==> flow/design.v (excerpt) <==
module complex_mean_square (
    input wire i_clk,
    input wire i_arst,
    input wire i_en,
    input wire [2:0] i_log2_samples,
    input wire        i_valid,
    input wire [31:0] i_y,
    input wire [31:0] i_y_hat,
    output reg        o_valid,
    output reg [63:0] o_data
);
For scale: roughly 87 flip-flops, about 140 I/O pins, roughly 37,000 um2 of cells after synthesis.
Settings: LEC_CHECK=0, CAP_MARGIN=20, CELL_PAD_IN_SITES_DETAIL_PLACEMENT=0, CORE_ASPECT_RATIO=0.5, CORE_MARGIN=9, CORE_UTILIZATION=57, CTS_CLUSTER_DIAMETER=94, CTS_CLUSTER_SIZE=100, GPL_TIMING_DRIVEN=0, PLACE_DENSITY_LB_ADDON=0.02, SETUP_SLACK_MARGIN=1.57, SLEW_MARGIN=40, TNS_END_PERCENT=20; clock period 7.64 ns.
run.sh (not shown) runs the stock make flow with config.mk's settings and CLKGATE_MAP_FILE=.
The first run produced a layout that fails on negative setup slack.
Next try:
Settings changed: ABC_AREA set to 1, CAP_MARGIN 20 to 40, CELL_PAD_IN_SITES_DETAIL_PLACEMENT 0 to 2, CORE_ASPECT_RATIO 0.5 to not set, CORE_UTILIZATION 57 to 31, CTS_CLUSTER_DIAMETER 94 to not set, CTS_CLUSTER_SIZE 100 to not set, GPL_ROUTABILITY_DRIVEN set to 0, GPL_TIMING_DRIVEN 0 to 1, MAX_ROUTING_LAYER set to met4, MIN_ROUTING_LAYER set to met2, SETUP_SLACK_MARGIN 1.57 to 0.7.
Outcome: The new run finished but failed the layout checks on negative setup slack; die area goes up by 82%; worst setup slack gains 0.50 ns; final area goes up by 20%; routed wire length goes up by 36%; cell count goes up by 40%.
Next try:
Settings changed: ABC_AREA 1 to not set, CAP_MARGIN 40 to 20, CELL_PAD_IN_SITES_DETAIL_PLACEMENT 2 to 0, CORE_UTILIZATION 31 to 57, CTS_CLUSTER_DIAMETER set to 94, GPL_ROUTABILITY_DRIVEN 0 to not set, GPL_TIMING_DRIVEN 1 to 0, MAX_ROUTING_LAYER met4 to not set, MIN_ROUTING_LAYER met2 to not set, SETUP_SLACK_MARGIN 0.7 to 1.57.
The changed run finished but failed the layout checks on negative setup slack; maximum frequency came out lower by 4.2%; clock skew falls by 0.011 ns; global-route usage is lower by 5.3 points; critical path depth is unchanged.
Next try:
Settings changed: CELL_PAD_IN_SITES_DETAIL_PLACEMENT 0 to not set, CORE_MARGIN 9 to 2, CTS_CLUSTER_DIAMETER 94 to not set, GPL_TIMING_DRIVEN 0 to not set, PLACE_DENSITY_LB_ADDON 0.02 to not set, SETUP_SLACK_MARGIN 1.57 to not set, SLEW_MARGIN 40 to 20, TNS_END_PERCENT 20 to not set.
Clock period 7.64 ns to 5.26 ns, I/O delays scaled along.
Outcome:
- The changed run reached the layout checks and failed them: negative setup slack
- setup slack got worse by 1.5 ns
- clock-buffer cell count shrinks by 1
- core utilization grows by 6.5 points
- area after synthesis does not change
- via count grows by 3.3%
- sequential share of layout area shrinks by 0.47 points
- routed wire length shrinks by 10%
- synthesized cell count stays the same
- global-route usage grows by 0.36 points
Next try:
Settings changed: ABC_AREA set to 1, CORE_UTILIZATION 57 to 64, CTS_CLUSTER_DIAMETER set to 391, CTS_CLUSTER_SIZE set to 98, SETUP_SLACK_MARGIN set to 1.43, TNS_END_PERCENT set to 10.
After rerunning: The new run reached the layout checks and failed them: negative setup slack. Routed wire length goes up by about a fifth. Worst hold slack is better by 0.0039 ns. Design area went up by a few percent. Non-clock buffer count climbs by 41.

---

## red
complex_mean_square again, from the RTL that the note above started with.
Design complex_mean_square, start of the top module:
module complex_mean_square (
    input wire i_clk,
    input wire i_arst,
    input wire i_en,
    input wire [2:0] i_log2_samples,
    input wire        i_valid,
    input wire [31:0] i_y,
    input wire [31:0] i_y_hat,
    output reg        o_valid,
    output reg [63:0] o_data
);
Settings: LEC_CHECK=0, CAP_MARGIN=20, CELL_PAD_IN_SITES_DETAIL_PLACEMENT=1, CELL_PAD_IN_SITES_GLOBAL_PLACEMENT=1, CORE_MARGIN=2, CORE_UTILIZATION=40, GPL_TIMING_DRIVEN=0, HOLD_SLACK_MARGIN=-0.05, MAX_ROUTING_LAYER=met4, SLEW_MARGIN=20, TNS_END_PERCENT=5; clock period 13.5 ns.
Setup changes, red to blue
- CORE_ASPECT_RATIO now 1.49, previously not set
- TNS_END_PERCENT now 95, was 5
- CTS_CLUSTER_DIAMETER now 332, previously not set
Results
NOTE highest clock rate red->blue increased slightly. Diff red -> blue: non-clock buffer count saw an increase, clock period minus final worst setup slack saw a decrease, total buffers and inverters traversed by the critical path saw a decrease.
Setup changes, blue to green
- a deleted HOLD_SLACK_MARGIN that had been -0.05
- an added CTS_CLUSTER_SIZE of 100
- a change of CTS_CLUSTER_DIAMETER from 332 to 359
- a deleted CELL_PAD_IN_SITES_GLOBAL_PLACEMENT that had been 1
- a change of TNS_END_PERCENT from 95 to 25
- a change of CORE_UTILIZATION from 40 to 63
- a deleted CELL_PAD_IN_SITES_DETAIL_PLACEMENT that had been 1
- a deleted MAX_ROUTING_LAYER that had been met4
- a deleted CORE_ASPECT_RATIO that had been 1.49
Results
green completed every stage of the flow, and the final layout passed the timing, design-rule and antenna checks. Compared to blue, green has post-route minimum period 0.12 ns higher. Note that the length of routed met3 wiring recorded for blue amounts to 0.40 times the value seen in green. Hold slack | green above blue. green against blue: count of clock-buffer cells in the layout shrank by 1; final routed wirelength across all metal layers shows a reduction of about 17%; number of buffers between clock root and the deepest sink about even. Setup slack at placement is higher on blue. green vs. blue: cell area went down by 1.5%.
